==> 07-03: inputs <==
// pokey_advanced
module pokey_advanced (
    input clk,               
    input enable_179mhz,     
    input reset_n,           
    input [3:0] addr,        
    input [7:0] din,         
    input we,                
    output reg audio_pwm     
);
make LEC_CHECK=0 ABC_AREA=1 CAP_MARGIN=0 CORE_ASPECT_RATIO=1.27 CORE_MARGIN=2 CORE_UTILIZATION=72 CTS_CLUSTER_DIAMETER=129 CTS_CLUSTER_SIZE=29 MAX_ROUTING_LAYER=met5 MIN_ROUTING_LAYER=met1 PLACE_DENSITY_LB_ADDON=0.15 SETUP_SLACK_MARGIN=0.82 SLEW_MARGIN=20 finish   # period 2.89 ns
run.sh (not shown) runs the stock make flow with config.mk's settings and CLKGATE_MAP_FILE=.
==> inputs of 06-09, as changes to 07-03 <==
CAP_MARGIN = 20   (was 0)
CORE_ASPECT_RATIO = default   (was 1.27)
CORE_UTILIZATION = 69   (was 72)
CTS_CLUSTER_DIAMETER = default   (was 129)
CTS_CLUSTER_SIZE = default   (was 29)
MAX_ROUTING_LAYER = default   (was met5)
MIN_ROUTING_LAYER = default   (was met1)
PLACE_DENSITY = 0.39   (was default)
PLACE_DENSITY_LB_ADDON = default   (was 0.15)
SETUP_SLACK_MARGIN = default   (was 0.82)
==> inputs of 05-27, as changes to 07-03 <==
ABC_AREA = default   (was 1)
CAP_MARGIN = 20   (was 0)
CORE_ASPECT_RATIO = default   (was 1.27)
CTS_CLUSTER_DIAMETER = default   (was 129)
CTS_CLUSTER_SIZE = default   (was 29)
MAX_ROUTING_LAYER = default   (was met5)
MIN_ROUTING_LAYER = default   (was met1)
PLACE_DENSITY_LB_ADDON = default   (was 0.15)
SETUP_SLACK_MARGIN = default   (was 0.82)
==> flow/constraint.sdc (replaced) <==
create_clock -name core_clock -period 5.2 [get_ports {clk}]
set_input_delay 1.0400 -clock core_clock [delete_from_list [all_inputs] [get_ports {clk}]]
set_output_delay 1.0400 -clock core_clock [all_outputs]
set_load 0.01 [all_outputs]
==> inputs of 02-12, as changes to 07-03 <==
ABC_AREA = default   (was 1)
CAP_MARGIN = 20   (was 0)
CORE_ASPECT_RATIO = default   (was 1.27)
CTS_CLUSTER_DIAMETER = default   (was 129)
CTS_CLUSTER_SIZE = 14   (was 29)
MAX_ROUTING_LAYER = default   (was met5)
MIN_ROUTING_LAYER = default   (was met1)
PLACE_DENSITY_LB_ADDON = 0.01   (was 0.15)
SETUP_SLACK_MARGIN = -0.07   (was 0.82)
==> results <==
Status: 07-03 failed layout checks; 06-09 failed layout checks; 05-27 timing/DRC/antenna clean; 02-12 failed layout checks
Violated checks: 07-03 setup timing; 06-09 setup timing; 05-27 -; 02-12 setup timing
Cell Count, Final, Fillers Out: 07-03 1557; 06-09 1562; 05-27 1115; 02-12 1146
P_seq: 07-03 2.49 mW; 06-09 2.49 mW; 05-27 1.37 mW; 02-12 2.46 mW
Non-clock buffer share of cell area: 07-03 4.14%; 06-09 4.36%; 05-27 2.17%; 02-12 4.72%
Top area contributor share: 07-03 38.3%; 06-09 38.3%; 05-27 40.4%; 02-12 40.4%
Adder and majority cell fraction of the synthesized area: 07-03 4.56%; 06-09 4.56%; 05-27 4.94%; 02-12 4.94%
Clock network latency to the later pin of the worst-skew pair: 07-03 430 ps; 06-09 440 ps; 05-27 440 ps; 02-12 430 ps
Number of optimization iterations in the first detailed-route pass: 07-03 8; 06-09 8; 05-27 6; 02-12 6
Critical Path Source: 07-03 chan_out[0]; 06-09 audc[0][0]; 05-27 chan_out[0]; 02-12 chan_out[0]
Detailed route wirelength on metal3: 07-03 1720 um; 06-09 1610 um; 05-27 1410 um; 02-12 1370 um
Cell Rows: 07-03 46; 06-09 41; 05-27 39; 02-12 39
Number of fill cells: 07-03 847; 06-09 939; 05-27 736; 02-12 679
Hold path start: 07-03 audf[0][5]; 06-09 audf[0][7]; 05-27 poly17[1]; 02-12 poly17[0]
Source of the worst register-to-register timing path: 07-03 chan_out[0]; 06-09 audc[0][0]; 05-27 chan_out[0]; 02-12 chan_out[0]
Pin slew with the least headroom to its limit: 07-03 702 ps; 06-09 886 ps; 05-27 863 ps; 02-12 1010 ps
R2R depth: 07-03 27; 06-09 23; 05-27 22; 02-12 22
Pwr dens: 07-03 520 nW/um^2; 06-09 530 nW/um^2; 05-27 312 nW/um^2; 02-12 521 nW/um^2


==> inputs of try-harbor <==
==> flow/design.v <==
module pokey_advanced (
    input clk,               
    input enable_179mhz,     
    input reset_n,           
    input [3:0] addr,        
    input [7:0] din,         
    input we,                
    output reg audio_pwm     
);
    reg [7:0] audf [0:3];  
    reg [7:0] audc [0:3];  
    reg [7:0] audctl;      
    reg [3:0]  poly4;
    reg [4:0]  poly5;
    reg [16:0] poly17; 
    reg [15:0] counter [0:3]; 
    reg [3:0]  chan_out;    
    reg [4:0] count_64k;    
    reg [6:0] count_15k;    
    reg tick_64khz;
    reg tick_15khz;
    always @(posedge clk) begin
        tick_64khz <= 0;
        tick_15khz <= 0;
        if (!reset_n) begin
            count_64k <= 0;
            count_15k <= 0;
        end else if (enable_179mhz) begin
            if (count_64k == 27) begin  
                count_64k <= 0;
                tick_64khz <= 1;
            end else begin
                count_64k <= count_64k + 1;
            end
            if (count_15k == 113) begin  
                count_15k <= 0;
                tick_15khz <= 1;
            end else begin
                count_15k <= count_15k + 1;
            end
        end
    end
    always @(posedge clk) begin
        if (!reset_n) begin
            audctl <= 0;
            audc[0]<=0; audc[1]<=0; audc[2]<=0; audc[3]<=0;
            audf[0]<=0; audf[1]<=0; audf[2]<=0; audf[3]<=0;
        end else if (we) begin
            case (addr)
                0: audf[0] <= din;
                1: audc[0] <= din;
                2: audf[1] <= din;
                3: audc[1] <= din;
                4: audf[2] <= din;
                5: audc[2] <= din;
                6: audf[3] <= din;
                7: audc[3] <= din;
                8: audctl <= din;
            endcase
        end
    end
    wire p4_next = !(poly4[3] ^ poly4[2]);
    wire p5_next = !(poly5[4] ^ poly5[2]);
    wire p17_next = !(poly17[16] ^ poly17[4]);
    always @(posedge clk) begin
        if (!reset_n) begin
            poly4 <= 4'b1011;
            poly5 <= 5'b10101;
            poly17 <= 17'b10101010101010101;
        end else if (enable_179mhz) begin
            poly4 <= {poly4[2:0], p4_next};
            poly5 <= {poly5[3:0], p5_next};
            poly17 <= {poly17[15:0], p17_next};
        end
    end
    wire link_12 = audctl[4];
    wire link_34 = audctl[3];
    wire use_15khz = audctl[0];  
    integer i;
    reg channel_tick;  
    always @(posedge clk) begin
        if (!reset_n) begin
            counter[0] <= 0; counter[1] <= 0; counter[2] <= 0; counter[3] <= 0;
            chan_out <= 0;
        end else
        for (i=0; i<4; i=i+1) begin
            channel_tick = (use_15khz) ? tick_15khz : tick_64khz;
            if (i == 0 && audctl[6]) channel_tick = enable_179mhz;
            if (i == 2 && audctl[5]) channel_tick = enable_179mhz;
            if (channel_tick) begin
                if (!((i==1 && link_12) || (i==3 && link_34))) begin
                    if (counter[i] == 0) begin
                        if (i==0 && link_12) 
                            counter[i] <= {audf[1], audf[0]}; 
                        else if (i==2 && link_34) 
                            counter[i] <= {audf[3], audf[2]}; 
                        else 
                            counter[i] <= audf[i];
                        case (audc[i][7:5])
                            3'b000: chan_out[i] <= poly17[16] && poly5[4];  
                            3'b001: chan_out[i] <= poly5[4];                
                            3'b010: chan_out[i] <= poly17[16] && poly5[4]; 
                            3'b011: chan_out[i] <= poly5[4];               
                            3'b100: chan_out[i] <= poly17[16];              
                            3'b101: chan_out[i] <= ~chan_out[i];            
                            3'b110: chan_out[i] <= poly17[16];             
                            3'b111: chan_out[i] <= ~chan_out[i];            
                        endcase
                    end else begin
                        counter[i] <= counter[i] - 1;
                    end
                end
            end
        end
    end
    reg [5:0] mixed_audio; 
    integer k;
    always @(*) begin
        mixed_audio = 0;
        for (k=0; k<4; k=k+1) begin
            if (chan_out[k]) begin
                mixed_audio = mixed_audio + audc[k][3:0];
            end
        end
    end
    reg [5:0] pwm_counter;
    always @(posedge clk) begin
        if (!reset_n) begin
            pwm_counter <= 0;
            audio_pwm <= 0;
        end else begin
            pwm_counter <= pwm_counter + 1;
            audio_pwm <= (pwm_counter < mixed_audio);
        end
    end
endmodule
==> flow/run.sh <==
#!/bin/bash
# the make line also repeats each setting of config.mk as NAME=value (left out here)
make -C /OpenROAD-flow-scripts/flow DESIGN_CONFIG=/design/flow/config.mk WORK_HOME=/design/flow/orfs CLKGATE_MAP_FILE= finish
==> flow/config.mk <==
export PLATFORM = sky130hd
export DESIGN_NAME = pokey_advanced
export DESIGN_NICKNAME = pokey_advanced
export VERILOG_FILES = /design/flow/design.v
export SDC_FILE = /design/flow/constraint.sdc
export NUM_CORES = 4
export LEC_CHECK = 0
export ABC_AREA = 1
export CAP_MARGIN = 35
export CORE_ASPECT_RATIO = 1.27
export CORE_MARGIN = 7
export CORE_UTILIZATION = 40
export CTS_CLUSTER_DIAMETER = 396
export CTS_CLUSTER_SIZE = 94
export MAX_ROUTING_LAYER = met5
export MIN_ROUTING_LAYER = met1
export PLACE_DENSITY_LB_ADDON = 0.19
export SETUP_SLACK_MARGIN = 1.02
export SLEW_MARGIN = 20
export TNS_END_PERCENT = 25
==> flow/constraint.sdc <==
create_clock -name core_clock -period 3.89 [get_ports {clk}]
set_input_delay 0.7780 -clock core_clock [delete_from_list [all_inputs] [get_ports {clk}]]
set_output_delay 0.7780 -clock core_clock [all_outputs]
set_load 0.01 [all_outputs]
==> try-yarrow (differences from try-harbor) <==
Settings changed: ABC_AREA 1 to default, CAP_MARGIN 35 to 20, CORE_ASPECT_RATIO 1.27 to default, CORE_MARGIN 7 to 2, CTS_CLUSTER_DIAMETER 396 to 397, CTS_CLUSTER_SIZE 94 to 98, MAX_ROUTING_LAYER met5 to default, MIN_ROUTING_LAYER met1 to default, PLACE_DENSITY_LB_ADDON 0.19 to default, SETUP_SLACK_MARGIN 1.02 to default, TNS_END_PERCENT 25 to 15.
==> flow/constraint.sdc (replaced) <==
create_clock -name core_clock -period 6.0 [get_ports {clk}]
set_input_delay 1.2000 -clock core_clock [delete_from_list [all_inputs] [get_ports {clk}]]
set_output_delay 1.2000 -clock core_clock [all_outputs]
set_load 0.01 [all_outputs]
==> notes <==
Between try-harbor and try-yarrow, the lower final cell count is in try-yarrow (gap about 33%, measured against try-yarrow).
try-harbor ran to the end with no violations. try-yarrow ran to the end with no violations.
In try-harbor the non-clock buffer count is higher than in try-yarrow, by 12.
In try-yarrow the sequential share of layout area is higher than in try-harbor, by 2.9 points.
Register-to-register slack: try-harbor is lower than try-yarrow (500 ps).
Of try-harbor and try-yarrow, try-harbor has the higher first-iteration DRC count (gap about 30%, measured against try-yarrow).
In clock skew, try-harbor and try-yarrow hardly differ.
Between try-yarrow and try-harbor, the lower via count is in try-yarrow (gap about 19%, measured against try-harbor).
In try-harbor the area after synthesis is larger than in try-yarrow, by about 5.6%.
In try-yarrow the critical path depth is higher than in try-harbor, by 2.


==> exp/cedar <==
RTL: the design.v shown in full above, as it stands there.
Settings: LEC_CHECK=0, CAP_MARGIN=20, CORE_MARGIN=2, CORE_UTILIZATION=70, CTS_CLUSTER_SIZE=31, HOLD_SLACK_MARGIN=0.26, SLEW_MARGIN=20; clock period 4.12 ns.
==> inputs of exp/onyx, as changes to exp/cedar <==
ABC_AREA = 1   (was unset)
CORE_UTILIZATION = 72   (was 70)
CTS_CLUSTER_SIZE = 10   (was 31)
HOLD_SLACK_MARGIN = unset   (was 0.26)
PLACE_DENSITY = 0.42   (was unset)
SETUP_SLACK_MARGIN = 0.27   (was unset)
==> flow/constraint.sdc (replaced) <==
create_clock -name core_clock -period 2.9 [get_ports {clk}]
set_input_delay 0.5800 -clock core_clock [delete_from_list [all_inputs] [get_ports {clk}]]
set_output_delay 0.5800 -clock core_clock [all_outputs]
set_load 0.01 [all_outputs]
==> inputs of exp/ember, as changes to exp/cedar <==
ABC_AREA = 1   (was unset)
CORE_UTILIZATION = 59   (was 70)
CTS_CLUSTER_DIAMETER = 387   (was unset)
CTS_CLUSTER_SIZE = 100   (was 31)
HOLD_SLACK_MARGIN = unset   (was 0.26)
==> flow/constraint.sdc (replaced) <==
create_clock -name core_clock -period 4.01 [get_ports {clk}]
set_input_delay 0.8020 -clock core_clock [delete_from_list [all_inputs] [get_ports {clk}]]
set_output_delay 0.8020 -clock core_clock [all_outputs]
set_load 0.01 [all_outputs]
==> results <==
exp/cedar finished but fails on setup timing. exp/ember went through all stages and came out clean. exp/onyx completed, yet does not pass: setup timing.
Cell count: exp/cedar < exp/ember < exp/onyx.
Sequential power: exp/onyx is higher than exp/ember (38%).
The lowest global-route usage belongs to exp/ember, the highest to exp/onyx.
Sequential cell count is the same in exp/ember and exp/cedar.
Register-to-register slack, lowest first: exp/onyx, exp/cedar, exp/ember.
Combinational power: exp/cedar is smaller than exp/ember (61%).
Clock skew is about the same in exp/ember and exp/onyx.
Between exp/ember and exp/onyx, the lower critical path depth is in exp/ember (gap 6).
Routed wire length: exp/onyx > exp/ember > exp/cedar.
Clock power, lowest first: exp/cedar, exp/ember, exp/onyx.
Final area: exp/cedar < exp/ember < exp/onyx.


==> trial 96 <==
RTL: the design.v shown in full above, as it stands there.
Settings: LEC_CHECK=0, ABC_AREA=1, CAP_MARGIN=35, CORE_ASPECT_RATIO=1.27, CORE_MARGIN=2, CORE_UTILIZATION=72, CTS_CLUSTER_DIAMETER=113, CTS_CLUSTER_SIZE=24, MAX_ROUTING_LAYER=met5, MIN_ROUTING_LAYER=met1, PLACE_DENSITY_LB_ADDON=0.15, SETUP_SLACK_MARGIN=-0.05, SLEW_MARGIN=20; clock period 2.89 ns.
==> build 1 (differences from trial 96) <==
==> flow/config.mk (replaced) <==
export PLATFORM = sky130hd
export DESIGN_NAME = pokey_advanced
export DESIGN_NICKNAME = pokey_advanced
export VERILOG_FILES = /design/flow/design.v
export SDC_FILE = /design/flow/constraint.sdc
export NUM_CORES = 4
export LEC_CHECK = 0
export ABC_AREA = 0
export CAP_MARGIN = 35
export CORE_ASPECT_RATIO = 1.27
export CORE_MARGIN = 7
export CORE_UTILIZATION = 27
export CTS_CLUSTER_DIAMETER = 396
export CTS_CLUSTER_SIZE = 94
export MAX_ROUTING_LAYER = met5
export MIN_ROUTING_LAYER = met1
export PLACE_DENSITY_LB_ADDON = 0.15
export SETUP_SLACK_MARGIN = -0.05
export SLEW_MARGIN = 20
==> flow/constraint.sdc (replaced) <==
create_clock -name core_clock -period 3.89 [get_ports {clk}]
set_input_delay 0.7780 -clock core_clock [delete_from_list [all_inputs] [get_ports {clk}]]
set_output_delay 0.7780 -clock core_clock [all_outputs]
set_load 0.01 [all_outputs]
==> results <==
- Setup slack: trial 96 is worse than build 1 (0.22 ns).
- Against build 1, the non-clock buffer count of trial 96 is lower by 1.
- Of build 1 and trial 96, trial 96 has the higher sequential power (gap 27%, measured against trial 96).
- Build 1 finished with setup timing left. Trial 96 completed, yet does not pass: setup timing.
- Between trial 96 and build 1, the lower hold slack is in trial 96 (gap 0.028 ns).
- In trial 96 the via count is larger than in build 1, by 32%.
- Of trial 96 and build 1, trial 96 has the higher first-iteration DRC count (gap 48%, measured against build 1).


==> v31 <==
RTL: the design.v shown in full above, as it stands there.
Settings: LEC_CHECK=0, CAP_MARGIN=20, CORE_MARGIN=2, CORE_UTILIZATION=72, CTS_CLUSTER_DIAMETER=352, CTS_CLUSTER_SIZE=95, SLEW_MARGIN=20; clock period 3.33 ns.
==> inputs of v28, as changes to v31 <==
- CORE_UTILIZATION: 72 -> 14
- CTS_CLUSTER_DIAMETER: 352 -> not set
- CTS_CLUSTER_SIZE: 95 -> not set
==> flow/constraint.sdc (replaced) <==
create_clock -name core_clock -period 8.42 [get_ports {clk}]
set_input_delay 1.6840 -clock core_clock [delete_from_list [all_inputs] [get_ports {clk}]]
set_output_delay 1.6840 -clock core_clock [all_outputs]
set_load 0.01 [all_outputs]
==> comparison <==
- Of v28 and v31, v28 has the higher final cell count (gap about 50%, measured against v31).
- Against v28, the clock skew of v31 is lower by 0.0030 ns.
- In v28 the worst setup slack is better than in v31, by 4.6 ns.
- Between v31 and v28, the lower first-iteration DRC count is in v28 (gap about 100%, measured against v28).
- v28 finished with timing, DRC and antenna clean. v31 completed, yet does not pass: negative setup slack.
==> figures <==
	v31	v28
Outcome	complete, but fails checks	finished clean
Reasons for failing layout checks	negative setup slack	-
Finished Core Util	84.20%	16.64%
Multi-input gate share of total cell area	50.86%	47.48%
Count of non-CTS buffers in the layout	54	21
Final #Nets	1038	1005
Total combinational power	0.219 mW	0.0821 mW
Layout clock buffer count	21	17
DP Area	8881 um2	9443 um2
Final HPWL from detailed placement	13810 um	13900 um
Critical path required time	3.70 ns	8.78 ns
Power figures rest on the tool's default switching activity, not on a simulated workload.
